==> design/flow/design.v <==
module alu (
  input [32-1:0] a, b, 
  input [6-1:0] s,
  output [32-1:0] y,
  output zero );
  assign y = s==6'b100000 ? a+b:
  			 s==6'b100010 ? a-b:
             s==6'b100100 ? a & b:
             s==6'b100101 ? a | b:
             s==6'b100110 ? a ^ b:
             s==6'b100111 ? ~ (a | b):
  			 s==6'b100001 ? a+b:
			 b;
  assign zero = (y == 32'b0);
endmodule
module rfile (
 input clk,
 input [5-1:0] a1, a2, a3,
 output [32-1:0] rd1, rd2,
 input [32-1:0] wd3,
 input we3);
	reg [32-1:0] rf[0:32-1];
	assign rd1 = |a1 == 0 ? 0: rf[a1];
	assign rd2 = |a2 == 0 ? 0: rf[a2];
	always @(posedge clk) 
		if(we3) rf[a3] <= wd3;
endmodule
module mipse(
input clk, rst_n,
input [32-1:0] instr,
input [32-1:0] readdata,
output reg [32-1:0] pc, 
output [32-1:0] aluresult,
output [32-1:0] writedata,
output memwrite);
wire [32-1:0] srca, srcb, result;
wire [6-1:0] opcode;
wire [5-1:0] shamt;
wire [6-1:0] func;
wire [5-1:0] rs, rd, rt, writereg;
wire [6-1:0] com;
wire [32-1:0] signimm;
wire [32-1:0] unsignimm;
wire [32-1:0] pcplus4;
wire regwrite;
wire sw_op, beq_op, bne_op, addi_op, lw_op, j_op, jal_op, jr_op, alu_op;
wire ori_op, lui_op;
wire slt_op, slti_op, sltiu_op;
wire zero;
wire addiu_op, sltu_op, bltz_op, bgez_op, blez_op, sll_op, movz_op, movz_en;
assign {opcode, rs, rt, rd, shamt, func} = instr;
assign signimm = {{16{instr[15]}},instr[15:0]};
assign unsignimm = {16'b0,instr[15:0]};
assign sw_op = (opcode == 6'b101011);
assign lw_op = (opcode == 6'b100011);
assign alu_op = (opcode == 6'b000000) & (func[5:3] == 3'b100);
assign addi_op = (opcode == 6'b001000);
assign addiu_op = (opcode == 6'b001001);
assign slti_op = (opcode == 6'b001010);
assign sltiu_op = (opcode == 6'b001011);
assign ori_op = (opcode == 6'b001101);
assign lui_op = (opcode == 6'b001111);
assign beq_op = (opcode == 6'b000100);
assign bne_op = (opcode == 6'b000101);
assign j_op = (opcode == 6'b000010);
assign jal_op = (opcode == 6'b000011);
assign jr_op = (opcode == 6'b000000) & (func == 6'b001000);
assign slt_op = (opcode == 6'b000000) & (func == 6'b101010);
assign sltu_op = (opcode == 6'b000000) & (func == 6'b101001);
assign memwrite = sw_op;
assign bltz_op = (opcode == 6'b000001) & (rt == 5'b00000);
assign bgez_op = (opcode == 6'b000001) & (rt == 5'b00001);
assign blez_op = (opcode == 6'b000110);
assign sll_op = (opcode == 6'b000000) & (func == 6'b000000);
assign movz_op = (opcode == 6'b000000) & (func == 6'b010000);
assign srcb = (addi_op | lw_op | sw_op | slti_op) ? signimm : 
				lui_op ? {instr[15:0], 16'b0}:
				(ori_op | addiu_op | sltiu_op) ? unsignimm : 
								writedata;
assign com = (addi_op | addiu_op | lw_op | sw_op) ? 6'b100000: 
			ori_op ? 6'b100101:
			lui_op ? 6'b000001:
			(beq_op | bne_op | slt_op | sltu_op | slti_op | sltiu_op ) ? 6'b100010: func;
assign movz_en = movz_op & (writedata == 0);
assign result = slt_op | sltu_op | slti_op | sltiu_op ? {31'b0,aluresult[31]} :
		movz_en ?  srca:
		sll_op ? (writedata << shamt) :
		jal_op ? pcplus4:
		lw_op  ? readdata :
		aluresult;
assign regwrite = lw_op | alu_op | addi_op | addiu_op | jal_op | slt_op | sltu_op | slti_op | sltiu_op | sll_op | movz_en | ori_op | lui_op;
assign writereg = jal_op ? 5'b11111: alu_op | slt_op | sltu_op | sll_op | movz_en ? rd : rt;
alu alu_1(.a(srca), .b(srcb), .s(com), .y(aluresult), .zero(zero));
rfile rfile_1(.clk(clk), .rd1(srca), .a1(rs), .rd2(writedata), .a2(rt), 
	.wd3(result), .a3(writereg), .we3(regwrite));
assign pcplus4 = pc+4;
always @(posedge clk or negedge rst_n) 
begin 
   if(!rst_n) pc <= 0;
   else if (j_op | jal_op) 
   	 pc	<= {pc[31:28],instr[25:0],2'b0};
   else if (jr_op) 
   	 pc	<= srca;
   else if ((beq_op & zero) | (bne_op & !zero))
     pc <= pcplus4 +{signimm[29:0],2'b0} ;
	else if ((bltz_op & (srca < 0)) | (blez_op & (srca <= 0)) | (bgez_op & (srca > 0)))
     pc <= pcplus4 +{signimm[29:0],2'b0} ;
   else 
     pc <= pcplus4;
end
endmodule
==> design/flow/run.sh <==
#!/bin/bash
# the make line also repeats each setting of config.mk as NAME=value (left out here)
make -C /OpenROAD-flow-scripts/flow DESIGN_CONFIG=/design/flow/config.mk WORK_HOME=/design/flow/orfs CLKGATE_MAP_FILE= finish
==> design/flow/config.mk <==
export PLATFORM = sky130hd
export DESIGN_NAME = mipse
export DESIGN_NICKNAME = mipse
export VERILOG_FILES = /design/flow/design.v
export SDC_FILE = /design/flow/constraint.sdc
export NUM_CORES = 4
export LEC_CHECK = 0
export ABC_AREA = 1
export CAP_MARGIN = 20
export CELL_PAD_IN_SITES_DETAIL_PLACEMENT = 2
export CELL_PAD_IN_SITES_GLOBAL_PLACEMENT = 1
export CORE_ASPECT_RATIO = 0.58
export CORE_MARGIN = 2
export CORE_UTILIZATION = 19
export CTS_CLUSTER_DIAMETER = 77
export GPL_TIMING_DRIVEN = 0
export MAX_ROUTING_LAYER = met4
export SLEW_MARGIN = 10
==> design/flow/constraint.sdc <==
create_clock -name core_clock -period 6.77 [get_ports {clk}]
set_input_delay 1.3540 -clock core_clock [delete_from_list [all_inputs] [get_ports {clk}]]
set_output_delay 1.3540 -clock core_clock [all_outputs]
set_load 0.01 [all_outputs]
==> flow_summary.toml, run 1 <==
# implementation run metrics
[outcome]
run_status = "failed layout checks"
violations = "negative setup slack"

[worst_setup_path]
critical-path-max-stage-delay_ps = 560
crit_buf_inv = 11
timing.critical_path.from = "instr[22]"
r2r_slack_ps = 350
crit_path_max_fanout = 10
rr_startpoint = "rfile_1.rf[1][20]"
critical-path-top-cell-by-count = "sky130_fd_sc_hd__nand2_1"
timing.rr.end = "rfile_1.rf[24][22]"
endpoint_kind = "output pin"
worst_path_max_delay_cell = "sky130_fd_sc_hd__o211ai_1"
worst_path_dominant_cell_family = "simple AND/OR/NAND/NOR gates"
cp_num_cells = 31
critPathCapture = "aluresult[21]"
critPathRequiredTime_ps = 5420
cp.arrival_ps = 6990
criticalPathCategory = "input pin to output pin"
critical_path.startpoint_type = "input pin"
ff2ff_path_depth = 30

[timing]
period_minus_slack_ps = 8345
setup_repair_after_global_routing_missed_its_margin = "yes"
finalCritPeriodShare_pct = 123.3
worst_margin_slew_ps = 1348
maxSlewHeadroom_pct = 10.14
timing.hold.ws_ps = 452.1
finalSetupViolations = 1656
fmax_ghz = 0.1198
fin_worst_skew_ps = 96.12
timing.final.max_slew_violations = 0
timing.final.ws_setup_ps = -1575
timing_hold_violations_final = 0

[power]
share_seq_of_total_power_pct = 33.3
p_switching_mw = 9.943
share_comb_of_total_power_pct = 39.8
p_leak_nw = 36.37
vdd_ir_drop_max_mv = 0.2156
sw_frac_of_total_pct = 42.40
seq_cell_power_mw = 7.81
cell_internal_pwr_mw = 13.51
largest_power_group = "combinational logic"
pwr-share-clk_pct = 26.9
p_total_mw = 23.45
clk-power_mw = 6.31
powerDensity_mw_per_mm2 = 252.6
p_comb_mw = 9.33

[yosys]
syn-mean-instance-area_um2 = 7.830
top_area_cell_type_share_of_the_netlist_area_pct = 45.88
mux_share_pct = 0.1344
top_cell = "sky130_fd_sc_hd__nand2_1"
synthAdderAreaFrac_pct = 1.654
synth.yosys.seq_area_share_pct = 47.08
top_logic_kind = "simple AND/OR/NAND/NOR gates"
synth_compound_gate_area_share_pct = 15.48
synth-warning-count = 2
ys_ff = 1056
synth.cells.most_frequent = "sky130_fd_sc_hd__nand2_1, sky130_fd_sc_hd__edfxtp_1, sky130_fd_sc_hd__o21ai_0"
postSynth.asyncResetShare_pct = 3.030
instance_count_of_the_mapped_netlist = 8559
mappedNetlistArea_mm2 = 0.06702
yosys.stat.chipArea_mm2 = 0.06702
top_ff_cell_synth = "sky130_fd_sc_hd__edfxtp_1"
simple_gate_area_share_of_the_yosys_netlist_pct = 26.33
synthTopCellsByArea = "sky130_fd_sc_hd__edfxtp_1, sky130_fd_sc_hd__nand2_1, sky130_fd_sc_hd__o21ai_0, sky130_fd_sc_hd__nand3_1, sky130_fd_sc_hd__nor2_1"
cell_type_with_the_largest_total_area = "sky130_fd_sc_hd__edfxtp_1"
number_of_enable_type_register_cells_in_the_synthesized_netlist = 1024
synth_xor_xnor_area_share_pct = 0.8102
ys_cells = 8559
netlist-cell-type-count = 71
fp_nets = 8713

[route]
post-route-drc-count = 0
drt_first_pass_iters = 12
wl_per_cell_um = 39.85
drtAntennaViolNets = 0
via_count = 86120
post_drt_via_cell_ratio = 5.998
drt_iter0_drc = 17980
drt-total-wl_um = 572100

[run]
drv_cap = 0
stage_log_warnings = 54

[cells_and_area]
utilization_pct = 26.39
flow.area_growth_from_synthesis_pct = 38.53
instances_no_fill = 14360
finalNetCount = 9547

[clock_network]
cts.clk_slew.worst_paths_ps = 80
cts_max_path_buffers = 3
tritoncts.num_buffers = 103
cts.root.buffer_cell = "sky130_fd_sc_hd__clkbuf_16"
worst_skew_pair.late_latency_ps = 830
tritoncts = "yes"
clock_sink_count = 1056
htreeDepth = 3

[floorplan]
dieArea_mm2 = 0.3577
core_area_mm2 = 0.3518
die_height_um = 456.3
dieWidth_um = 783.8
floorplanUtilization_pct = 19.05
rows = 166
design.portCount = 163

[placed_design]
post-place-cells = 13570
globalplace.congestion = 1.053
dp.final_hpwl_um = 394600
port-buffer-count = 156

[grt]
via_count_of_the_first_global_routing_pass = 78210
grt_first_pass_wirelength_um = 720800
antenna_violations_before_repair = 110
grt_max_degree = 33
grt_remaining_overflow = 0
global_route.usage.total_pct = 30.24

[hold_path]
min-delay-path-class = "input pin to asynchronous set/reset pin"
cell type report:
class,instances,area [um2]
flip-flops and latches,1056,31550
fillers,40100,259000
well taps,4704,5886
plain buffers,527,6432
clock inverters,55,498.0
multi-input cells,6235,33770
clock buffers,133,2711
inverters,739,2903
diodes,177,442.9
repair buffers,731,8645
layer usage:
layer	routed length, um	part of all wire [%]	up-vias	track usage [%]
li1	-	-	30970	-
met5	0	0	-	-
met3	115700	20	2413	19.27
met2	198900	35	9338	35.74
met1	220700	39	43400	39.43
met4	36740	6.4	0	12.23
through the flow:
stage,cell area (um2),setup WS (ps),setup TNS (ps)
3_5_place_dp,78160,-6099,-7654540
2_1_floorplan,67100,138.9,0
6_report,92840,-1575,-608740
5_1_grt,92760,-1094,-165910
4_1_cts,89410,-500.3,-36290
3_3_place_gp,74540,-8536,-
timing repair:
item | CTS | global route
buffers inserted | 268 | 137
endpoints found under the setup margin | 2126 | 1618
resized | 1574 | 510
pin swaps | 174 | 133
gates cloned | 7 | 8
hold buffers | 0 | 0
==> run 2, diff against run 1 <==
ABC_AREA = not set   (was 1)
CELL_PAD_IN_SITES_DETAIL_PLACEMENT = not set   (was 2)
CELL_PAD_IN_SITES_GLOBAL_PLACEMENT = not set   (was 1)
CORE_ASPECT_RATIO = not set   (was 0.58)
CORE_UTILIZATION = 65   (was 19)
CTS_CLUSTER_DIAMETER = not set   (was 77)
CTS_CLUSTER_SIZE = 51   (was not set)
GPL_TIMING_DRIVEN = not set   (was 0)
HOLD_SLACK_MARGIN = -0.1   (was not set)
MAX_ROUTING_LAYER = not set   (was met4)
SLEW_MARGIN = 20   (was 10)
clock period = 6.55 ns   (was 6.77 ns; I/O delays follow)
==> flow_summary.toml, run 2 <==
# generated from flow reports
[placed_design]
pre_cts_slack_ps = -2113
post-place-cells = 6824
globalplace.congestion = 1.245
port-buffer-count = 162
dp.final_hpwl_um = 231800

[yosys]
cell_type_with_the_largest_total_area = "sky130_fd_sc_hd__edfxtp_1"
synth-warning-count = 2
number_of_enable_type_register_cells_in_the_synthesized_netlist = 1024
syn-mean-instance-area_um2 = 13.46
yosys.stat.chipArea_mm2 = 0.06119
top_area_cell_type_share_of_the_netlist_area_pct = 50.25
synth_compound_gate_area_share_pct = 11.38
ys_cells = 4546
mux_share_pct = 22.27
top_ff_cell_synth = "sky130_fd_sc_hd__edfxtp_1"
fp_nets = 4700
synth_xor_xnor_area_share_pct = 1.532
simple_gate_area_share_of_the_yosys_netlist_pct = 8.026
synth.yosys.seq_area_share_pct = 51.56
top_logic_kind = "multiplexers"
instance_count_of_the_mapped_netlist = 4546
netlist-cell-type-count = 112
top_cell = "sky130_fd_sc_hd__edfxtp_1"
ys_ff = 1056
synth.cells.most_frequent = "sky130_fd_sc_hd__edfxtp_1, sky130_fd_sc_hd__mux4_2, sky130_fd_sc_hd__mux2i_1"
synthAdderAreaFrac_pct = 1.812
synthTopCellsByArea = "sky130_fd_sc_hd__edfxtp_1, sky130_fd_sc_hd__mux4_2, sky130_fd_sc_hd__mux2i_1, sky130_fd_sc_hd__nor2_1, sky130_fd_sc_hd__ha_1"
postSynth.asyncResetShare_pct = 3.030
mappedNetlistArea_mm2 = 0.06119

[clock_network]
clock_sink_count = 1056
cts.hold.buffers_added = 0
cts_max_path_buffers = 3
tritoncts.num_buffers = 105
cts.root.buffer_cell = "sky130_fd_sc_hd__clkbuf_16"
htreeDepth = 3

[outcome]
haltStage = "global routing (5_1_grt)"
stop_error = "[ERROR GRT-0116] Global routing finished with congestion. Check the congestion regions in the DRC Viewer."
run_status = "did not finish"

[floorplan]
design.portCount = 163
floorplanUtilization_pct = 65.56
die_height_um = 310.8
core_area_mm2 = 0.09333
dieArea_mm2 = 0.09661
rows = 112
dieWidth_um = 310.8

[grt]
global_route.usage.total_pct = 97.27
grt_remaining_overflow = 3815
-- run 2: metal layers --
metal,track usage [%],GRT overflow
met3,90.20,296
met4,99.98,985
met2,108.2,2237
met5,75.35,39
met1,93.01,258
-- run 2: through the flow --
step           setup TNS, ps  cell area, um2  utilization [%]
2_1_floorplan        -464840           62450                -
4_1_cts               -47700           81200            87.00
3_5_place_dp        -1612940           74300            79.61
3_3_place_gp        -1089480           74300            79.61
-- run 2: what timing repair did --
item | in CTS
buffers inserted | 107
endpoints found under the setup margin | 1806
resized | 529
gates cloned | 23
pin swaps | 142
==> run 3, diff against run 2 <==
CORE_UTILIZATION = 69   (was 65)
CTS_CLUSTER_SIZE = 43   (was 51)
HOLD_SLACK_MARGIN = not set   (was -0.1)
PLACE_DENSITY_LB_ADDON = 0.06   (was not set)
SETUP_SLACK_MARGIN = 1.59   (was not set)
clock period = 7.88 ns   (was 6.55 ns; I/O delays follow)
==> flow_summary.toml, run 3 <==
# generated from flow reports
[yosys]
synth.cells.most_frequent = "sky130_fd_sc_hd__edfxtp_1, sky130_fd_sc_hd__mux4_2, sky130_fd_sc_hd__mux2i_1"
yosys.stat.chipArea_mm2 = 0.06119
top_cell = "sky130_fd_sc_hd__edfxtp_1"
simple_gate_area_share_of_the_yosys_netlist_pct = 8.026
synth_xor_xnor_area_share_pct = 1.532
ys_cells = 4546
synth_compound_gate_area_share_pct = 11.38
top_area_cell_type_share_of_the_netlist_area_pct = 50.25
ys_ff = 1056
number_of_enable_type_register_cells_in_the_synthesized_netlist = 1024
synth.yosys.seq_area_share_pct = 51.56
mux_share_pct = 22.27
cell_type_with_the_largest_total_area = "sky130_fd_sc_hd__edfxtp_1"
netlist-cell-type-count = 112
mappedNetlistArea_mm2 = 0.06119
top_logic_kind = "multiplexers"
top_ff_cell_synth = "sky130_fd_sc_hd__edfxtp_1"
postSynth.asyncResetShare_pct = 3.030
synthAdderAreaFrac_pct = 1.812
instance_count_of_the_mapped_netlist = 4546
synth-warning-count = 2
syn-mean-instance-area_um2 = 13.46
synthTopCellsByArea = "sky130_fd_sc_hd__edfxtp_1, sky130_fd_sc_hd__mux4_2, sky130_fd_sc_hd__mux2i_1, sky130_fd_sc_hd__nor2_1, sky130_fd_sc_hd__ha_1"
fp_nets = 4700

[placed_design]
port-buffer-count = 162
pre_cts_slack_ps = -1233
dp.final_hpwl_um = 207100
post-place-cells = 6585
placement.cell_area_mm2 = 0.07224
globalplace.congestion = 1.152

[floorplan]
core_area_mm2 = 0.08810
dieArea_mm2 = 0.09108
dieWidth_um = 301.8
design.portCount = 163
die_height_um = 301.8
rows = 109
floorplanUtilization_pct = 69.45

[clock_network]
clock_sink_count = 1056
tritoncts.num_buffers = 102
cts_max_path_buffers = 3
htreeDepth = 3
cts.root.buffer_cell = "sky130_fd_sc_hd__clkbuf_16"

[grt]
grt_remaining_overflow = 2230
global_route.usage.total_pct = 93.55

[outcome]
stop_error = "[ERROR GRT-0116] Global routing finished with congestion. Check the congestion regions in the DRC Viewer."
haltStage = "global routing (5_1_grt)"
run_status = "did not finish"
-- run 3: stage by stage --
step	setup TNS (ps)	power [mW]	util (%)
detailed placement	-701950	12.42	82.00
global placement	-80230	12.21	82.00
floorplan	-370790	9.735	-
CTS	0	17.82	88.37
-- run 3: repair_timing --
action                     4_1_cts
gates resized                  374
setup endpoints to repair     2125
buffers inserted                86
pin swaps                       91
hold buffers                     0
cloned                          14
-- run 3: layer usage --
metal  GRT overflow  GRT usage [%]
met5             47          70.91
met4            716          95.31
met3            205          86.20
met2           1065          102.3
met1            197          92.05
==> run 4, diff against run 3 <==
CORE_UTILIZATION = 50   (was 69)
CTS_CLUSTER_SIZE = not set   (was 43)
PLACE_DENSITY_LB_ADDON = not set   (was 0.06)
clock period = 5.84 ns   (was 7.88 ns; I/O delays follow)
==> flow_summary.toml, run 4 <==
# implementation run metrics
[clock_network]
tritoncts = "yes"
tritoncts.num_buffers = 108
cts.root.buffer_cell = "sky130_fd_sc_hd__clkbuf_16"
cts_max_path_buffers = 3
cts.hold.buffers_added = 0
htreeDepth = 3
worst_skew_pair.late_latency_ps = 750
cts.clk_slew.worst_paths_ps = 70
clock_sink_count = 1056

[route]
post-route-drc-count = 0
drtAntennaViolNets = 0
drt-total-wl_um = 276400
drt_iter0_drc = 7559
wl_per_cell_um = 35.91
drt_first_pass_iters = 6
via_count = 52570
post_drt_via_cell_ratio = 6.832

[yosys]
ys_cells = 4546
top_cell = "sky130_fd_sc_hd__edfxtp_1"
synth.yosys.seq_area_share_pct = 51.56
synth_xor_xnor_area_share_pct = 1.532
postSynth.asyncResetShare_pct = 3.030
top_logic_kind = "multiplexers"
simple_gate_area_share_of_the_yosys_netlist_pct = 8.026
synth.cells.most_frequent = "sky130_fd_sc_hd__edfxtp_1, sky130_fd_sc_hd__mux4_2, sky130_fd_sc_hd__mux2i_1"
synthAdderAreaFrac_pct = 1.812
number_of_enable_type_register_cells_in_the_synthesized_netlist = 1024
synth-warning-count = 2
cell_type_with_the_largest_total_area = "sky130_fd_sc_hd__edfxtp_1"
instance_count_of_the_mapped_netlist = 4546
fp_nets = 4700
mux_share_pct = 22.27
yosys.stat.chipArea_mm2 = 0.06119
top_ff_cell_synth = "sky130_fd_sc_hd__edfxtp_1"
ys_ff = 1056
netlist-cell-type-count = 112
mappedNetlistArea_mm2 = 0.06119
synthTopCellsByArea = "sky130_fd_sc_hd__edfxtp_1, sky130_fd_sc_hd__mux4_2, sky130_fd_sc_hd__mux2i_1, sky130_fd_sc_hd__nor2_1, sky130_fd_sc_hd__ha_1"
synth_compound_gate_area_share_pct = 11.38
top_area_cell_type_share_of_the_netlist_area_pct = 50.25
syn-mean-instance-area_um2 = 13.46

[power]
cell_internal_pwr_mw = 17.41
share_comb_of_total_power_pct = 36.2
powerDensity_mw_per_mm2 = 307.9
p_comb_mw = 9.30
seq_cell_power_mw = 9.23
p_leak_nw = 31.23
share_seq_of_total_power_pct = 35.9
clk-power_mw = 7.17
p_switching_mw = 8.291
sw_frac_of_total_pct = 32.26
largest_power_group = "combinational logic"
pwr-share-clk_pct = 27.9
vdd_ir_drop_max_mv = 0.2704

[timing]
maxSlewHeadroom_pct = 30.06
setup_repair_after_global_routing_missed_its_margin = "yes"
timing.final.ws_setup_ps = -1420
finalCritPeriodShare_pct = 124.3
worst_margin_slew_ps = 1049
timing_hold_violations_final = 0
timing.final.max_slew_violations = 0
fmax_ghz = 0.1378
period_minus_slack_ps = 7260
fin_worst_skew_ps = 48.66
finalSetupViolations = 1825
timing.hold.ws_ps = 585.2

[placed_design]
dp.final_hpwl_um = 195100
globalplace.congestion = 1.049
port-buffer-count = 162
post-place-cells = 7282

[floorplan]
design.portCount = 163
core_area_mm2 = 0.1216
die_height_um = 353.8
rows = 128
dieWidth_um = 353.8
floorplanUtilization_pct = 50.34
dieArea_mm2 = 0.1252

[grt]
global_route.usage.total_pct = 42.58
antenna_violations_before_repair = 11
via_count_of_the_first_global_routing_pass = 50100
grt_first_pass_wirelength_um = 375200
grt_remaining_overflow = 0
grt_max_degree = 47

[run]
stage_log_warnings = 53
drv_cap = 0

[worst_setup_path]
crit_buf_inv = 8
r2r_slack_ps = -1100
worst_path_max_delay_cell = "sky130_fd_sc_hd__mux4_2"
worst_path_dominant_cell_family = "AND-OR/OR-AND gates"
critPathRequiredTime_ps = 4670
timing.rr.end = "pc[21]"
crit_path_max_fanout = 6
cp_num_cells = 26
critPathCapture = "aluresult[31]"
ff2ff_path_depth = 30
criticalPathCategory = "input pin to output pin"
rr_startpoint = "rfile_1.rf[15][0]"
endpoint_kind = "output pin"
critical_path.startpoint_type = "input pin"
timing.critical_path.from = "instr[16]"
critical-path-max-stage-delay_ps = 530
cp.arrival_ps = 6090

[hold_path]
hold-path-endpoint = "pc[30]"
hold_path_startpoint = "pc[30]"
min-delay-path-class = "flop to flop"
number_of_instances_on_the_worst_hold_path = 2

[outcome]
run_status = "failed layout checks"
violations = "negative setup slack"

[cells_and_area]
filler_cell_count = 8706
instances_no_fill = 7695
finalNetCount = 6129
flow.area_growth_from_synthesis_pct = 36.41
==> run 4: timing repair <==
action,4_1_cts,5_1_grt
setup endpoints to repair,2142,2142
resized,414,285
endpoints found under the hold margin,0,0
gates cloned,17,20
pin swaps,110,111
buffers inserted,100,71
==> run 4: per-layer routing <==
metal | vias up | global-route usage [%] | routed length [um]
met5 | - | 0 | 45
met4 | 6 | 25.86 | 20980
met3 | 896 | 10.04 | 34180
met2 | 4066 | 65.32 | 123200
met1 | 26330 | 55.25 | 97950
li1 | 21270 | - | -
==> run 4: final cells by class <==
type                    instances  area (um2)  share of cell area, %
repair buffers               1623       15840                  18.98
multi-input cells            3057       29910                  35.83
flip-flops and latches       1056       31550                  37.80
clock buffers                 127        2795                  3.349
diodes                          4       10.01                0.01199
well taps                    1625        2033                  2.436
inverters                     129       494.2                 0.5921
clock inverters                74       839.6                  1.006
==> run 4: stage by stage <==
step	total power, mW	area [um2]	worst slack, ps	util, %	TNS, ps
2_1_floorplan	13.13	61710	-2377	-	-3608480
6_report	25.70	83470	-1420	68.67	-472750
3_3_place_gp	17.21	75040	-2637	61.74	-2395500
5_1_grt	26.44	83460	-1510	68.66	-761350
4_1_cts	24.93	81260	-1286	66.85	-342610
3_5_place_dp	17.24	75040	-2724	61.74	-2452770
==> run 5, diff against run 4 <==
CORE_UTILIZATION = 58   (was 50)
CTS_CLUSTER_SIZE = 51   (was not set)
SETUP_SLACK_MARGIN = not set   (was 1.59)
clock period = 5.86 ns   (was 5.84 ns; I/O delays follow)
==> flow_summary.toml, run 5 <==
# implementation run metrics
[worst_setup_path]
timing.rr.end = "pc[20]"
ff2ff_path_depth = 28
critPathRequiredTime_ps = 4690
rr_startpoint = "rfile_1.rf[8][0]"
timing.critical_path.from = "instr[16]"
crit_path_max_fanout = 11
endpoint_kind = "output pin"
r2r_slack_ps = -1360
critPathCapture = "aluresult[31]"
critical-path-top-cell-by-count = "sky130_fd_sc_hd__buf_4"
worst_path_max_delay_cell = "sky130_fd_sc_hd__a311oi_4"
critical-path-max-stage-delay_ps = 570
cp_num_cells = 27
worst_path_dominant_cell_family = "AND-OR/OR-AND gates"
cp.arrival_ps = 6260
crit_buf_inv = 8
critical_path.startpoint_type = "input pin"
criticalPathCategory = "input pin to output pin"

[power]
seq_cell_power_mw = 9.19
p_switching_mw = 8.652
sw_frac_of_total_pct = 34.03
p_leak_nw = 30.41
share_comb_of_total_power_pct = 36.5
pwr-share-clk_pct = 27.4
p_total_mw = 25.42
clk-power_mw = 6.97
powerDensity_mw_per_mm2 = 310.8
share_seq_of_total_power_pct = 36.1
vdd_ir_drop_max_mv = 0.3153
largest_power_group = "combinational logic"
p_comb_mw = 9.27
cell_internal_pwr_mw = 16.77

[grt]
grt_remaining_overflow = 0
grt_max_degree = 50
via_count_of_the_first_global_routing_pass = 54590
antenna_violations_before_repair = 24
grt_first_pass_wirelength_um = 406400
global_route.usage.total_pct = 54.13

[clock_network]
tritoncts = "yes"
cts.hold.buffers_added = 0
cts.clk_slew.worst_paths_ps = 70
cts_max_path_buffers = 3
clock_sink_count = 1056
worst_skew_pair.late_latency_ps = 770
cts.root.buffer_cell = "sky130_fd_sc_hd__clkbuf_16"
tritoncts.num_buffers = 105
htreeDepth = 3

[route]
drt_first_pass_iters = 13
wl_met2_um = 127700
post_drt_via_cell_ratio = 7.866
wl_per_cell_um = 42.32
met3_length_um = 54410
drtAntennaViolNets = 0
maxUsedRoutingLayer = "met5"
drt-total-wl_um = 312300
via_count = 58050
routedLengthMet1_um = 90940
post-route-drc-count = 0
drt_iter0_drc = 11290

[floorplan]
design.portCount = 163
die_height_um = 328.8
dieWidth_um = 328.8
floorplanUtilization_pct = 58.29
rows = 119
core_area_mm2 = 0.1050
dieArea_mm2 = 0.1081

[yosys]
ys_ff = 1056
synth.yosys.seq_area_share_pct = 51.56
top_ff_cell_synth = "sky130_fd_sc_hd__edfxtp_1"
fp_nets = 4700
top_cell = "sky130_fd_sc_hd__edfxtp_1"
cell_type_with_the_largest_total_area = "sky130_fd_sc_hd__edfxtp_1"
simple_gate_area_share_of_the_yosys_netlist_pct = 8.026
yosys.stat.chipArea_mm2 = 0.06119
synth.cells.most_frequent = "sky130_fd_sc_hd__edfxtp_1, sky130_fd_sc_hd__mux4_2, sky130_fd_sc_hd__mux2i_1"
top_area_cell_type_share_of_the_netlist_area_pct = 50.25
postSynth.asyncResetShare_pct = 3.030
instance_count_of_the_mapped_netlist = 4546
synthAdderAreaFrac_pct = 1.812
syn-mean-instance-area_um2 = 13.46
number_of_enable_type_register_cells_in_the_synthesized_netlist = 1024
synth-warning-count = 2
synth_xor_xnor_area_share_pct = 1.532
netlist-cell-type-count = 112
synth_compound_gate_area_share_pct = 11.38
top_logic_kind = "multiplexers"
mux_share_pct = 22.27
mappedNetlistArea_mm2 = 0.06119
synthTopCellsByArea = "sky130_fd_sc_hd__edfxtp_1, sky130_fd_sc_hd__mux4_2, sky130_fd_sc_hd__mux2i_1, sky130_fd_sc_hd__nor2_1, sky130_fd_sc_hd__ha_1"
ys_cells = 4546

[run]
drv_cap = 0
stage_log_warnings = 56

[cells_and_area]
final_cell_area_mm2 = 0.08181
instances_no_fill = 7380
filler_cell_count = 5954
finalNetCount = 6044
flow.area_growth_from_synthesis_pct = 33.69

[timing]
maxSlewHeadroom_pct = 28.31
timing.final.ws_setup_ps = -1576
timing_hold_violations_final = 0
finalSetupViolations = 1918
period_minus_slack_ps = 7436
finalCritPeriodShare_pct = 126.9
setup_repair_after_global_routing_missed_its_margin = "yes"
worst_margin_slew_ps = 1069
timing.final.max_slew_violations = 0
fmax_ghz = 0.1345
fin_worst_skew_ps = 81.75

[placed_design]
placement.cell_area_mm2 = 0.07460
post-place-cells = 7029
globalplace.congestion = 1.059
dp.final_hpwl_um = 194900
pre_cts_slack_ps = -2465
port-buffer-count = 162

[hold_path]
min-delay-path-class = "input pin to asynchronous set/reset pin"

[outcome]
run_status = "failed layout checks"
violations = "negative setup slack"
-- run 5: repair_timing --
item / in CTS / in global routing
gates cloned: 10 / 11
endpoints found under the setup margin: 1950 / 1918
gates resized: 385 / 224
setup buffers: 71 / 72
pin swaps: 118 / 109
-- run 5: layout make-up --
class                           instances  area, um2  share of cell area [%]
Tap cell                             1391       1740                   2.127
Inverter                              129      501.7                  0.6133
Timing Repair Buffer                 1540      14590                   17.83
Clock inverter                         61      634.4                  0.7754
Sequential cell                      1056      31550                   38.57
Multi-Input combinational cell       3058      30020                   36.69
Antenna cell                           16      40.04                 0.04894
Clock buffer                          129       2739                   3.348
-- run 5: metal layers --
metal  up-vias  global-route usage [%]
met5         -                  0.7098
met4        22                   45.01
met3      2550                   22.71
met2      7082                   79.09
met1     27320                   62.00
li1      21070                       -
-- run 5: metrics by stage --
step	setup TNS (ps)	util (%)	hold slack, ps
2_1_floorplan	-3574840	-	553.0
5_1_grt	-1251290	77.90	576.8
6_report	-1310250	77.93	580.0
3_3_place_gp	-2647940	71.06	580.3
4_1_cts	-655460	76.29	571.3
3_5_place_dp	-2730750	71.07	581.0
==> run 6, diff against run 5 <==
ABC_AREA = 0   (was not set)
CAP_MARGIN = 25   (was 20)
CELL_PAD_IN_SITES_DETAIL_PLACEMENT = 0   (was not set)
CORE_ASPECT_RATIO = 0.71   (was not set)
CORE_UTILIZATION = 61   (was 58)
CTS_CLUSTER_DIAMETER = 360   (was not set)
CTS_CLUSTER_SIZE = not set   (was 51)
GPL_ROUTABILITY_DRIVEN = 1   (was not set)
GPL_TIMING_DRIVEN = 1   (was not set)
MAX_ROUTING_LAYER = met4   (was not set)
PLACE_DENSITY_LB_ADDON = 0.03   (was not set)
SETUP_SLACK_MARGIN = -0.42   (was not set)
SLEW_MARGIN = 35   (was 20)
TNS_END_PERCENT = 5   (was not set)
clock period = 5.57 ns   (was 5.86 ns; I/O delays follow)
==> flow_summary.toml, run 6 <==
# generated from flow reports
[yosys]
ys_ff = 1056
synth.yosys.seq_area_share_pct = 51.56
yosys.stat.chipArea_mm2 = 0.06119
number_of_enable_type_register_cells_in_the_synthesized_netlist = 1024
synth_xor_xnor_area_share_pct = 1.532
synth-warning-count = 2
postSynth.asyncResetShare_pct = 3.030
synthTopCellsByArea = "sky130_fd_sc_hd__edfxtp_1, sky130_fd_sc_hd__mux4_2, sky130_fd_sc_hd__mux2i_1, sky130_fd_sc_hd__nor2_1, sky130_fd_sc_hd__ha_1"
ys_cells = 4546
cell_type_with_the_largest_total_area = "sky130_fd_sc_hd__edfxtp_1"
synthAdderAreaFrac_pct = 1.812
synth.cells.most_frequent = "sky130_fd_sc_hd__edfxtp_1, sky130_fd_sc_hd__mux4_2, sky130_fd_sc_hd__mux2i_1"
instance_count_of_the_mapped_netlist = 4546
syn-mean-instance-area_um2 = 13.46
mappedNetlistArea_mm2 = 0.06119
top_cell = "sky130_fd_sc_hd__edfxtp_1"
fp_nets = 4700
mux_share_pct = 22.27
synth_compound_gate_area_share_pct = 11.38
top_logic_kind = "multiplexers"
netlist-cell-type-count = 112
simple_gate_area_share_of_the_yosys_netlist_pct = 8.026
top_ff_cell_synth = "sky130_fd_sc_hd__edfxtp_1"
top_area_cell_type_share_of_the_netlist_area_pct = 50.25

[outcome]
run_status = "did not finish"
haltStage = "global routing (5_1_grt)"
stop_error = "[ERROR GRT-0116] Global routing finished with congestion. Check the congestion regions in the DRC Viewer."

[floorplan]
floorplanUtilization_pct = 61.79
dieArea_mm2 = 0.1029
core_area_mm2 = 0.09904
die_height_um = 270.9
design.portCount = 163
dieWidth_um = 379.9
rows = 97

[clock_network]
cts_max_path_buffers = 3
tritoncts.num_buffers = 97
htreeDepth = 3
cts.hold.buffers_added = 0
cts.root.buffer_cell = "sky130_fd_sc_hd__clkbuf_16"
clock_sink_count = 1056

[placed_design]
pre_cts_slack_ps = -2987
placement.cell_area_mm2 = 0.07479
globalplace.congestion = 1.187
port-buffer-count = 162
post-place-cells = 7037
dp.final_hpwl_um = 229700

[grt]
grt_remaining_overflow = 2131
global_route.usage.total_pct = 91.24
[run 6: metrics by stage]
step / util, % / hold slack [ps]
after detailed placement: 75.52 / 565.4
after global placement: 75.49 / 568.3
after floorplan: - / 553.0
after CTS: 82.65 / 578.2
[run 6: timing repair]
action | in CTS
buffers inserted | 140
gates cloned | 16
setup endpoints to repair | 1937
pin swaps | 124
gates resized | 598
[run 6: per-layer routing]
metal | overflow | GRT usage (%)
met1 | 192 | 91.38
met2 | 1159 | 100.2
met3 | 266 | 83.79
met4 | 514 | 83.91
met5 | - | -
==> run 7, diff against run 6 <==
ABC_AREA = not set   (was 0)
CAP_MARGIN = 20   (was 25)
CELL_PAD_IN_SITES_DETAIL_PLACEMENT = not set   (was 0)
CORE_ASPECT_RATIO = not set   (was 0.71)
CTS_CLUSTER_DIAMETER = not set   (was 360)
GPL_ROUTABILITY_DRIVEN = not set   (was 1)
GPL_TIMING_DRIVEN = not set   (was 1)
MAX_ROUTING_LAYER = not set   (was met4)
PLACE_DENSITY_LB_ADDON = not set   (was 0.03)
SETUP_SLACK_MARGIN = 1.95   (was -0.42)
SLEW_MARGIN = 20   (was 35)
TNS_END_PERCENT = not set   (was 5)
clock period = 7.09 ns   (was 5.57 ns; I/O delays follow)
==> flow_summary.toml, run 7 <==
# generated from flow reports
[yosys]
mux_share_pct = 22.27
synth.cells.most_frequent = "sky130_fd_sc_hd__edfxtp_1, sky130_fd_sc_hd__mux4_2, sky130_fd_sc_hd__mux2i_1"
yosys.stat.chipArea_mm2 = 0.06119
synth-warning-count = 2
simple_gate_area_share_of_the_yosys_netlist_pct = 8.026
fp_nets = 4700
ys_cells = 4546
cell_type_with_the_largest_total_area = "sky130_fd_sc_hd__edfxtp_1"
top_logic_kind = "multiplexers"
instance_count_of_the_mapped_netlist = 4546
top_ff_cell_synth = "sky130_fd_sc_hd__edfxtp_1"
synth_xor_xnor_area_share_pct = 1.532
synthTopCellsByArea = "sky130_fd_sc_hd__edfxtp_1, sky130_fd_sc_hd__mux4_2, sky130_fd_sc_hd__mux2i_1, sky130_fd_sc_hd__nor2_1, sky130_fd_sc_hd__ha_1"
number_of_enable_type_register_cells_in_the_synthesized_netlist = 1024
postSynth.asyncResetShare_pct = 3.030
top_area_cell_type_share_of_the_netlist_area_pct = 50.25
netlist-cell-type-count = 112
synthAdderAreaFrac_pct = 1.812
top_cell = "sky130_fd_sc_hd__edfxtp_1"
synth.yosys.seq_area_share_pct = 51.56
syn-mean-instance-area_um2 = 13.46
mappedNetlistArea_mm2 = 0.06119
ys_ff = 1056
synth_compound_gate_area_share_pct = 11.38

[grt]
grt_remaining_overflow = 94
global_route.usage.total_pct = 73.83

[placed_design]
globalplace.congestion = 1.079
placement.cell_area_mm2 = 0.07406
port-buffer-count = 162
post-place-cells = 6850
dp.final_hpwl_um = 200300

[clock_network]
tritoncts.num_buffers = 103
cts.root.buffer_cell = "sky130_fd_sc_hd__clkbuf_16"
cts_max_path_buffers = 3
clock_sink_count = 1056
htreeDepth = 3
cts.hold.buffers_added = 0

[floorplan]
dieArea_mm2 = 0.1029
design.portCount = 163
dieWidth_um = 320.7
floorplanUtilization_pct = 61.37
core_area_mm2 = 0.09971
die_height_um = 320.7
rows = 116

[outcome]
haltStage = "global routing (5_1_grt)"
run_status = "did not finish"
stop_error = "[ERROR GRT-0232] Routing congestion too high. Check the congestion heatmap in the GUI."
run 7: routing by layer:
metal  GRT usage (%)  GRT overflow
met1           74.71             2
met4           71.74            42
met2           90.10            46
met5           35.13             0
met3           57.68             4
run 7: stage by stage:
stage / setup WS [ps] / util [%]
floorplan: -1377 / -
global placement: -1469 / 74.27
detailed placement: -1592 / 74.27
CTS: -661.3 / 80.38
run 7: timing repair:
item | 4_1_cts
setup endpoints to repair | 2141
resized | 437
pin swaps | 109
buffers inserted | 112
cloned | 14
==> run 8, diff against run 7 <==
ABC_AREA = 0   (was not set)
CAP_MARGIN = 25   (was 20)
CELL_PAD_IN_SITES_DETAIL_PLACEMENT = 0   (was not set)
CORE_ASPECT_RATIO = 0.62   (was not set)
CORE_UTILIZATION = 49   (was 61)
CTS_CLUSTER_DIAMETER = 360   (was not set)
GPL_ROUTABILITY_DRIVEN = 1   (was not set)
GPL_TIMING_DRIVEN = 1   (was not set)
PLACE_DENSITY_LB_ADDON = 0.03   (was not set)
SETUP_SLACK_MARGIN = 1.4   (was 1.95)
SLEW_MARGIN = 35   (was 20)
TNS_END_PERCENT = 5   (was not set)
clock period = 5.57 ns   (was 7.09 ns; I/O delays follow)
==> flow_summary.toml, run 8 <==
# implementation run metrics
[outcome]
run_status = "failed layout checks"
violations = "negative setup slack"

[worst_setup_path]
criticalPathCategory = "input pin to output pin"
timing.rr.end = "pc[9]"
critical-path-top-cell-by-count = "sky130_fd_sc_hd__buf_6"
cp.arrival_ps = 6330
cp_num_cells = 28
worst_path_max_delay_cell = "sky130_fd_sc_hd__mux4_2"
critical_path.startpoint_type = "input pin"
rr_startpoint = "rfile_1.rf[11][0]"
critPathRequiredTime_ps = 4460
ff2ff_path_depth = 32
crit_buf_inv = 10
worst_path_dominant_cell_family = "AND-OR/OR-AND gates"
r2r_slack_ps = -1680
timing.critical_path.from = "instr[16]"
crit_path_max_fanout = 6
endpoint_kind = "output pin"
critical-path-max-stage-delay_ps = 520
critPathCapture = "aluresult[30]"

[run]
stage_log_warnings = 53
drv_cap = 0

[yosys]
syn-mean-instance-area_um2 = 13.46
top_area_cell_type_share_of_the_netlist_area_pct = 50.25
fp_nets = 4700
synth_xor_xnor_area_share_pct = 1.532
synth.yosys.seq_area_share_pct = 51.56
ys_ff = 1056
synth.cells.most_frequent = "sky130_fd_sc_hd__edfxtp_1, sky130_fd_sc_hd__mux4_2, sky130_fd_sc_hd__mux2i_1"
postSynth.asyncResetShare_pct = 3.030
top_cell = "sky130_fd_sc_hd__edfxtp_1"
synthTopCellsByArea = "sky130_fd_sc_hd__edfxtp_1, sky130_fd_sc_hd__mux4_2, sky130_fd_sc_hd__mux2i_1, sky130_fd_sc_hd__nor2_1, sky130_fd_sc_hd__ha_1"
top_ff_cell_synth = "sky130_fd_sc_hd__edfxtp_1"
synth-warning-count = 2
mappedNetlistArea_mm2 = 0.06119
yosys.stat.chipArea_mm2 = 0.06119
number_of_enable_type_register_cells_in_the_synthesized_netlist = 1024
cell_type_with_the_largest_total_area = "sky130_fd_sc_hd__edfxtp_1"
instance_count_of_the_mapped_netlist = 4546
top_logic_kind = "multiplexers"
mux_share_pct = 22.27
ys_cells = 4546
netlist-cell-type-count = 112
synth_compound_gate_area_share_pct = 11.38
simple_gate_area_share_of_the_yosys_netlist_pct = 8.026
synthAdderAreaFrac_pct = 1.812

[hold_path]
number_of_instances_on_the_worst_hold_path = 2
min-delay-path-class = "flop to flop"
hold-path-endpoint = "pc[1]"
hold_path_startpoint = "pc[1]"

[grt]
grt_first_pass_wirelength_um = 399700
antenna_violations_before_repair = 13
grt_max_degree = 41
grt_remaining_overflow = 0
global_route.usage.total_pct = 45.40
via_count_of_the_first_global_routing_pass = 49880

[power]
p_total_mw = 26.90
seq_cell_power_mw = 9.66
share_seq_of_total_power_pct = 35.9
vdd_ir_drop_max_mv = 0.3217
p_switching_mw = 9.156
pwr-share-clk_pct = 25.4
clk-power_mw = 6.82
powerDensity_mw_per_mm2 = 321.1
share_comb_of_total_power_pct = 38.7
cell_internal_pwr_mw = 17.74
p_comb_mw = 10.4
largest_power_group = "combinational logic"
sw_frac_of_total_pct = 34.04
p_leak_nw = 31.27

[floorplan]
dieArea_mm2 = 0.1278
rows = 102
core_area_mm2 = 0.1243
design.portCount = 163
floorplanUtilization_pct = 49.23
dieWidth_um = 452.8
die_height_um = 282.3

[timing]
finalSetupViolations = 2014
fmax_ghz = 0.1344
maxSlewHeadroom_pct = 31.60
period_minus_slack_ps = 7441
setup-tns-final_ps = -1318020
setup_repair_after_global_routing_missed_its_margin = "yes"
timing.hold.ws_ps = 558.0
timing.final.max_slew_violations = 0
worst_margin_slew_ps = 1025
finalCritPeriodShare_pct = 133.6
timing_hold_violations_final = 0
timing.final.ws_setup_ps = -1871
fin_worst_skew_ps = 61.56

[clock_network]
tritoncts = "yes"
cts.root.buffer_cell = "sky130_fd_sc_hd__clkbuf_16"
cts_max_path_buffers = 3
worst_skew_pair.late_latency_ps = 740
htreeDepth = 3
cts.clk_slew.worst_paths_ps = 60
tritoncts.num_buffers = 99
clock_sink_count = 1056

[cells_and_area]
instances_no_fill = 7795
final_cell_area_mm2 = 0.08378
flow.area_growth_from_synthesis_pct = 36.92
finalNetCount = 6203

[route]
drt-total-wl_um = 295400
post-route-drc-count = 0
post_drt_via_cell_ratio = 6.934
drt_iter0_drc = 9846
drtAntennaViolNets = 0
via_count = 54050
wl_per_cell_um = 37.90
drt_first_pass_iters = 8

[placed_design]
post-place-cells = 7400
dp.final_hpwl_um = 215800
globalplace.congestion = 1.093
port-buffer-count = 162
placement.cell_area_mm2 = 0.07582
-- run 8: metrics by stage --
| step | util (%) | setup slack (ps) |
|---|---|---|
| after floorplan | - | -2593 |
| after global placement | 60.99 | -2845 |
| after detailed placement | 60.99 | -2822 |
| after CTS | 66.41 | -1577 |
| after global routing | 67.39 | -1957 |
| final | 67.40 | -1871 |
-- run 8: area by class of cell --
type	instances	area, um2
fillers	9101	40520
flip-flops and latches	1056	31550
multi-input cells	3054	30010
repair buffers	1709	16460
clock buffers	127	2582
well taps	1664	2082
clock inverters	48	570.5
inverters	129	501.7
diodes	8	20.02
-- run 8: routing by layer --
metal	track usage [%]	share of wire [%]
met1	66.65	40
met4	13.42	3.5
met3	21.93	18
met2	58.54	39
met5	1.302	0.11
-- run 8: what timing repair did --
action / in CTS / in global routing
buffers inserted: 139 / 50
hold buffers: 0 / 0
endpoints found under the setup margin: 2142 / 2142
gates resized: 549 / 181
gates cloned: 18 / 5
hold endpoints to repair: 0 / 0
pin swaps: 141 / 93
==> run 9, diff against run 8 <==
CAP_MARGIN = 5   (was 25)
CELL_PAD_IN_SITES_DETAIL_PLACEMENT = 1   (was 0)
CELL_PAD_IN_SITES_GLOBAL_PLACEMENT = 1   (was not set)
CORE_UTILIZATION = 63   (was 49)
CTS_CLUSTER_SIZE = 53   (was not set)
GPL_ROUTABILITY_DRIVEN = 0   (was 1)
GPL_TIMING_DRIVEN = 0   (was 1)
HOLD_SLACK_MARGIN = 0.22   (was not set)
MAX_ROUTING_LAYER = met4   (was not set)
MIN_ROUTING_LAYER = met2   (was not set)
SETUP_SLACK_MARGIN = 3.47   (was 1.4)
SLEW_MARGIN = 15   (was 35)
TNS_END_PERCENT = 55   (was 5)
clock period = 11.6 ns   (was 5.57 ns; I/O delays follow)
==> flow_summary.toml, run 9 <==
# generated from flow reports
[yosys]
top_logic_kind = "multiplexers"
simple_gate_area_share_of_the_yosys_netlist_pct = 8.026
top_cell = "sky130_fd_sc_hd__edfxtp_1"
synth.yosys.seq_area_share_pct = 51.56
top_area_cell_type_share_of_the_netlist_area_pct = 50.25
number_of_enable_type_register_cells_in_the_synthesized_netlist = 1024
synthTopCellsByArea = "sky130_fd_sc_hd__edfxtp_1, sky130_fd_sc_hd__mux4_2, sky130_fd_sc_hd__mux2i_1, sky130_fd_sc_hd__nor2_1, sky130_fd_sc_hd__ha_1"
netlist-cell-type-count = 112
yosys.stat.chipArea_mm2 = 0.06119
synth-warning-count = 2
mappedNetlistArea_mm2 = 0.06119
mux_share_pct = 22.27
synth.cells.most_frequent = "sky130_fd_sc_hd__edfxtp_1, sky130_fd_sc_hd__mux4_2, sky130_fd_sc_hd__mux2i_1"
synth_xor_xnor_area_share_pct = 1.532
top_ff_cell_synth = "sky130_fd_sc_hd__edfxtp_1"
fp_nets = 4700
ys_cells = 4546
postSynth.asyncResetShare_pct = 3.030
synthAdderAreaFrac_pct = 1.812
synth_compound_gate_area_share_pct = 11.38
cell_type_with_the_largest_total_area = "sky130_fd_sc_hd__edfxtp_1"
ys_ff = 1056
syn-mean-instance-area_um2 = 13.46
instance_count_of_the_mapped_netlist = 4546

[floorplan]
floorplanUtilization_pct = 63.97
core_area_mm2 = 0.09566
dieWidth_um = 399.8
rows = 89
die_height_um = 249.4
dieArea_mm2 = 0.09971
design.portCount = 163

[outcome]
run_status = "did not finish"
haltStage = "clock tree synthesis (4_1_cts)"
stop_error = "[ERROR DPL-0033] detailed placement checks failed during check placement."

[placed_design]
port-buffer-count = 158
dp.final_hpwl_um = 242100
## run 9: through the flow
stage          cell area [um2]  std cells  worst slack, ps  power (mW)  setup TNS (ps)
2_1_floorplan            62000       4546             1842       6.638               0
3_3_place_gp             65170       5978            -3539       7.899        -3138610
3_5_place_dp             67540       6072            -3046       8.264        -1815390
==> run 10, diff against run 9 <==
ABC_AREA = not set   (was 0)
CAP_MARGIN = 20   (was 5)
CELL_PAD_IN_SITES_DETAIL_PLACEMENT = not set   (was 1)
CORE_ASPECT_RATIO = not set   (was 0.62)
CORE_UTILIZATION = 40   (was 63)
CTS_CLUSTER_DIAMETER = not set   (was 360)
CTS_CLUSTER_SIZE = not set   (was 53)
GPL_ROUTABILITY_DRIVEN = not set   (was 0)
HOLD_SLACK_MARGIN = not set   (was 0.22)
MAX_ROUTING_LAYER = not set   (was met4)
MIN_ROUTING_LAYER = not set   (was met2)
PLACE_DENSITY = 0.36   (was not set)
PLACE_DENSITY_LB_ADDON = not set   (was 0.03)
SETUP_SLACK_MARGIN = not set   (was 3.47)
SLEW_MARGIN = 20   (was 15)
TNS_END_PERCENT = not set   (was 55)
clock period = 10.0 ns   (was 11.6 ns; I/O delays follow)
==> flow_summary.toml, run 10 <==
# implementation run metrics
[timing]
finalCritPeriodShare_pct = 100.4
timing_hold_violations_final = 0
timing.final.ws_setup_ps = -38.79
fmax_ghz = 0.09961
maxSlewHeadroom_pct = 14.67
setup-tns-final_ps = -58.97
timing.final.max_slew_violations = 0
worst_margin_slew_ps = 1280
fin_worst_skew_ps = 85.59
finalSetupViolations = 3
period_minus_slack_ps = 10040
setup_repair_after_global_routing_missed_its_margin = "yes"

[cells_and_area]
finalNetCount = 5227
filler_cell_count = 13210
final-seq-area_mm2 = 0.03155
flow.area_growth_from_synthesis_pct = 24.10
final-comb-area_mm2 = 0.02956

[clock_network]
cts.hold.buffers_added = 0
cts.root.buffer_cell = "sky130_fd_sc_hd__clkbuf_16"
tritoncts = "yes"
htreeDepth = 3
cts_max_path_buffers = 3
clock_sink_count = 1056
tritoncts.num_buffers = 116
worst_skew_pair.late_latency_ps = 790
cts.clk_slew.worst_paths_ps = 60

[worst_setup_path]
worst_path_dominant_cell_family = "AND-OR/OR-AND gates"
timing.rr.end = "rfile_1.rf[26][13]"
critPathRequiredTime_ps = 8000
criticalPathCategory = "input pin to output pin"
crit_path_max_fanout = 10
endpoint_kind = "output pin"
timing.critical_path.from = "instr[20]"
critical_path.startpoint_type = "input pin"
cp.arrival_ps = 8040
critical-path-max-stage-delay_ps = 670
worst_path_max_delay_cell = "sky130_fd_sc_hd__a21boi_1"
critPathCapture = "aluresult[31]"
cp_num_cells = 22
ff2ff_path_depth = 17
worstPathCellList = "clkbuf_2 > clkbuf_4 > nor2_1 > a21boi_1 > nand3_1 > nand4_1 > nand2_1 > ha_1 > a31oi_1 > or2_1 > nand3_1 > nand4_1 > o21ai_4 > a31oi_4 > o21ai_4 > a311o_1 > a31oi_2 > xnor2_1 > o21ai_1 > a21oi_2 > inv_2 > buf_6"
r2r_slack_ps = 2170
rr_startpoint = "rfile_1.rf[23][23]"
crit_buf_inv = 4

[yosys]
synthTopCellsByArea = "sky130_fd_sc_hd__edfxtp_1, sky130_fd_sc_hd__mux4_2, sky130_fd_sc_hd__mux2i_1, sky130_fd_sc_hd__nor2_1, sky130_fd_sc_hd__ha_1"
synth-warning-count = 2
top_cell = "sky130_fd_sc_hd__edfxtp_1"
top_logic_kind = "multiplexers"
synth_xor_xnor_area_share_pct = 1.532
synthAdderAreaFrac_pct = 1.812
synth.cells.most_frequent = "sky130_fd_sc_hd__edfxtp_1, sky130_fd_sc_hd__mux4_2, sky130_fd_sc_hd__mux2i_1"
mappedNetlistArea_mm2 = 0.06119
number_of_enable_type_register_cells_in_the_synthesized_netlist = 1024
synth_compound_gate_area_share_pct = 11.38
top_area_cell_type_share_of_the_netlist_area_pct = 50.25
postSynth.asyncResetShare_pct = 3.030
yosys.stat.chipArea_mm2 = 0.06119
ys_cells = 4546
top_ff_cell_synth = "sky130_fd_sc_hd__edfxtp_1"
synth.yosys.seq_area_share_pct = 51.56
cell_type_with_the_largest_total_area = "sky130_fd_sc_hd__edfxtp_1"
simple_gate_area_share_of_the_yosys_netlist_pct = 8.026
syn-mean-instance-area_um2 = 13.46
ys_ff = 1056
instance_count_of_the_mapped_netlist = 4546
mux_share_pct = 22.27
netlist-cell-type-count = 112
fp_nets = 4700

[route]
post-route-drc-count = 0
wl_per_cell_um = 42.51
via_count = 49320
routedLengthMet1_um = 122400
post_drt_via_cell_ratio = 6.843
drtAntennaViolNets = 0
drt-total-wl_um = 306400
drt_iter0_drc = 7281
wl_met2_um = 135800
maxUsedRoutingLayer = "met5"
met3_length_um = 32050
drt_first_pass_iters = 6

[grt]
antenna_violations_before_repair = 19
global_route.usage.total_pct = 38.58
grt_remaining_overflow = 0
grt_max_degree = 33
grt_first_pass_wirelength_um = 409800
via_count_of_the_first_global_routing_pass = 47000

[floorplan]
core_area_mm2 = 0.1519
dieWidth_um = 395.1
rows = 143
design.portCount = 163
dieArea_mm2 = 0.1561
floorplanUtilization_pct = 40.28
die_height_um = 395.1

[hold_path]
min-delay-path-class = "flop to flop"
hold_path_startpoint = "pc[30]"
number_of_instances_on_the_worst_hold_path = 2
hold-path-endpoint = "pc[30]"

[power]
pwr-share-clk_pct = 30.1
p_switching_mw = 4.787
share_seq_of_total_power_pct = 38.3
sw_frac_of_total_pct = 34.01
clk-power_mw = 4.24
largest_power_group = "sequential cells"
seq_cell_power_mw = 5.39
p_leak_nw = 26.00
p_comb_mw = 4.45
p_total_mw = 14.07
vdd_ir_drop_max_mv = 0.1652
share_comb_of_total_power_pct = 31.6
powerDensity_mw_per_mm2 = 185.4
cell_internal_pwr_mw = 9.288

[outcome]
run_status = "failed layout checks"
violations = "negative setup slack"

[placed_design]
port-buffer-count = 158
globalplace.congestion = 0.9851
pre_cts_slack_ps = -4847
dp.final_hpwl_um = 225200

[run]
stage_log_warnings = 54
drv_cap = 0
==> run 10: metrics by stage <==
step,hold WS [ps],util (%),instance area [um2],instances
after global placement,604.6,43.00,65320,6734
final,611.9,49.99,75940,7208
after CTS,634.3,49.58,75320,7165
after floorplan,553.0,-,61200,4546
after detailed placement,617.6,45.49,69100,6872
after global routing,654.2,49.97,75910,7199
==> run 10: layout make-up <==
cell class | count | share of cell area (%)
Antenna cell | 10 | 0.03295
Timing Repair Buffer | 423 | 7.247
Inverter | 129 | 0.6558
Clock buffer | 149 | 3.986
Buffer | 294 | 3.399
Clock inverter | 64 | 0.8601
Multi-Input combinational cell | 3053 | 38.93
Tap cell | 2030 | 3.345
Sequential cell | 1056 | 41.55
==> run 10: what timing repair did <==
item	in CTS	in global routing
pin swaps	53	31
resized	517	115
gates cloned	0	1
setup endpoints to repair	2116	58
buffers inserted	89	37
==> run 10: layer usage <==
layer | up-vias | track usage, %
met5 | - | 0
met3 | 662 | 7.781
met2 | 3161 | 58.30
met4 | 4 | 17.07
li1 | 19470 | -
met1 | 26020 | 53.88
==> run 11, diff against run 10 <==
CELL_PAD_IN_SITES_GLOBAL_PLACEMENT = not set   (was 1)
CORE_UTILIZATION = 70   (was 40)
GPL_TIMING_DRIVEN = not set   (was 0)
PLACE_DENSITY = 0.65   (was 0.36)
SETUP_SLACK_MARGIN = 1.95   (was not set)
clock period = 10.8 ns   (was 10.0 ns; I/O delays follow)
==> flow_summary.toml, run 11 <==
# generated from flow reports
[yosys]
yosys.stat.chipArea_mm2 = 0.06119
synth_xor_xnor_area_share_pct = 1.532
mappedNetlistArea_mm2 = 0.06119
synth.cells.most_frequent = "sky130_fd_sc_hd__edfxtp_1, sky130_fd_sc_hd__mux4_2, sky130_fd_sc_hd__mux2i_1"
top_ff_cell_synth = "sky130_fd_sc_hd__edfxtp_1"
simple_gate_area_share_of_the_yosys_netlist_pct = 8.026
instance_count_of_the_mapped_netlist = 4546
top_logic_kind = "multiplexers"
synth-warning-count = 2
ys_ff = 1056
number_of_enable_type_register_cells_in_the_synthesized_netlist = 1024
synth_compound_gate_area_share_pct = 11.38
netlist-cell-type-count = 112
synthTopCellsByArea = "sky130_fd_sc_hd__edfxtp_1, sky130_fd_sc_hd__mux4_2, sky130_fd_sc_hd__mux2i_1, sky130_fd_sc_hd__nor2_1, sky130_fd_sc_hd__ha_1"
postSynth.asyncResetShare_pct = 3.030
top_cell = "sky130_fd_sc_hd__edfxtp_1"
mux_share_pct = 22.27
syn-mean-instance-area_um2 = 13.46
ys_cells = 4546
top_area_cell_type_share_of_the_netlist_area_pct = 50.25
cell_type_with_the_largest_total_area = "sky130_fd_sc_hd__edfxtp_1"
synthAdderAreaFrac_pct = 1.812
fp_nets = 4700
synth.yosys.seq_area_share_pct = 51.56

[clock_network]
cts_max_path_buffers = 3
htreeDepth = 3
tritoncts.num_buffers = 101
cts.root.buffer_cell = "sky130_fd_sc_hd__clkbuf_16"
clock_sink_count = 1056

[floorplan]
die_height_um = 299.7
rows = 108
design.portCount = 163
core_area_mm2 = 0.08675
floorplanUtilization_pct = 70.53
dieWidth_um = 299.7
dieArea_mm2 = 0.08980

[placed_design]
globalplace.congestion = 1.097
port-buffer-count = 162
pre_cts_slack_ps = 65.89
post-place-cells = 5924
dp.final_hpwl_um = 201000

[outcome]
stop_error = "[ERROR GRT-0116] Global routing finished with congestion. Check the congestion regions in the DRC Viewer."
haltStage = "global routing (5_1_grt)"
run_status = "did not finish"

[grt]
grt_remaining_overflow = 3324
global_route.usage.total_pct = 97.29
## run 11: per-layer routing
layer | GRT usage (%) | overflow
met1 | 95.21 | 417
met2 | 105.2 | 1536
met3 | 91.06 | 437
met4 | 99.32 | 868
met5 | 78.25 | 66
## run 11: stage by stage
stage,instance area [um2],utilization [%]
floorplan,61720,-
global placement,66330,76.46
detailed placement,66330,76.46
CTS,73320,84.52
## run 11: timing repair
item / in CTS
setup buffers: 147
gates cloned: 22
pin swaps: 99
resized: 493
endpoints found under the setup margin: 1218
hold buffers: 0
==> run 12, diff against run 11 <==
ABC_AREA = 0   (was not set)
CAP_MARGIN = 5   (was 20)
CELL_PAD_IN_SITES_DETAIL_PLACEMENT = 0   (was not set)
CORE_ASPECT_RATIO = 0.62   (was not set)
CTS_CLUSTER_DIAMETER = 360   (was not set)
CTS_CLUSTER_SIZE = 56   (was not set)
GPL_ROUTABILITY_DRIVEN = 1   (was not set)
GPL_TIMING_DRIVEN = 1   (was not set)
PLACE_DENSITY = not set   (was 0.65)
PLACE_DENSITY_LB_ADDON = 0.0   (was not set)
SETUP_SLACK_MARGIN = 0.23   (was 1.95)
SLEW_MARGIN = 15   (was 20)
TNS_END_PERCENT = 5   (was not set)
clock period = 8.13 ns   (was 10.8 ns; I/O delays follow)
==> flow_summary.toml, run 12 <==
# generated from flow reports
[outcome]
run_status = "did not finish"
haltStage = "global routing (5_1_grt)"
stop_error = "[ERROR GRT-0116] Global routing finished with congestion. Check the congestion regions in the DRC Viewer."

[yosys]
postSynth.asyncResetShare_pct = 3.030
synth_compound_gate_area_share_pct = 11.38
ys_cells = 4546
top_cell = "sky130_fd_sc_hd__edfxtp_1"
yosys.stat.chipArea_mm2 = 0.06119
top_area_cell_type_share_of_the_netlist_area_pct = 50.25
top_logic_kind = "multiplexers"
cell_type_with_the_largest_total_area = "sky130_fd_sc_hd__edfxtp_1"
ys_ff = 1056
number_of_enable_type_register_cells_in_the_synthesized_netlist = 1024
synthAdderAreaFrac_pct = 1.812
simple_gate_area_share_of_the_yosys_netlist_pct = 8.026
synth.yosys.seq_area_share_pct = 51.56
synth-warning-count = 2
mux_share_pct = 22.27
instance_count_of_the_mapped_netlist = 4546
synth_xor_xnor_area_share_pct = 1.532
fp_nets = 4700
synth.cells.most_frequent = "sky130_fd_sc_hd__edfxtp_1, sky130_fd_sc_hd__mux4_2, sky130_fd_sc_hd__mux2i_1"
syn-mean-instance-area_um2 = 13.46
mappedNetlistArea_mm2 = 0.06119
top_ff_cell_synth = "sky130_fd_sc_hd__edfxtp_1"
netlist-cell-type-count = 112
synthTopCellsByArea = "sky130_fd_sc_hd__edfxtp_1, sky130_fd_sc_hd__mux4_2, sky130_fd_sc_hd__mux2i_1, sky130_fd_sc_hd__nor2_1, sky130_fd_sc_hd__ha_1"

[clock_network]
tritoncts.num_buffers = 22
cts.root.buffer_cell = "sky130_fd_sc_hd__clkbuf_16"
htreeDepth = 1
cts_max_path_buffers = 3
clock_sink_count = 1056
cts.hold.buffers_added = 0

[grt]
global_route.usage.total_pct = 85.70
grt_remaining_overflow = 597

[placed_design]
port-buffer-count = 162
placement.cell_area_mm2 = 0.07184
dp.final_hpwl_um = 226700
post-place-cells = 6605
globalplace.congestion = 1.183

[floorplan]
dieWidth_um = 379.5
core_area_mm2 = 0.08668
rows = 85
die_height_um = 236.8
floorplanUtilization_pct = 70.60
dieArea_mm2 = 0.08986
design.portCount = 163
==> run 12: routing by layer <==
metal / overflow / track usage (%)
met1: 70 / 89.43
met2: 221 / 92.90
met3: 96 / 80.90
met4: 198 / 75.63
met5: 12 / 57.74
==> run 12: through the flow <==
stage	utilization, %	setup slack (ps)
2_1_floorplan	-	-545.3
3_3_place_gp	82.89	-873.0
3_5_place_dp	82.89	-1054
4_1_cts	85.75	61.52
==> run 12: repair_timing <==
| action | in CTS |
|---|---|
| endpoints found under the setup margin | 114 |
| pin swaps | 78 |
| resized | 303 |
| setup buffers | 53 |
| gates cloned | 12 |
Power and IR drop assume default switching activity.
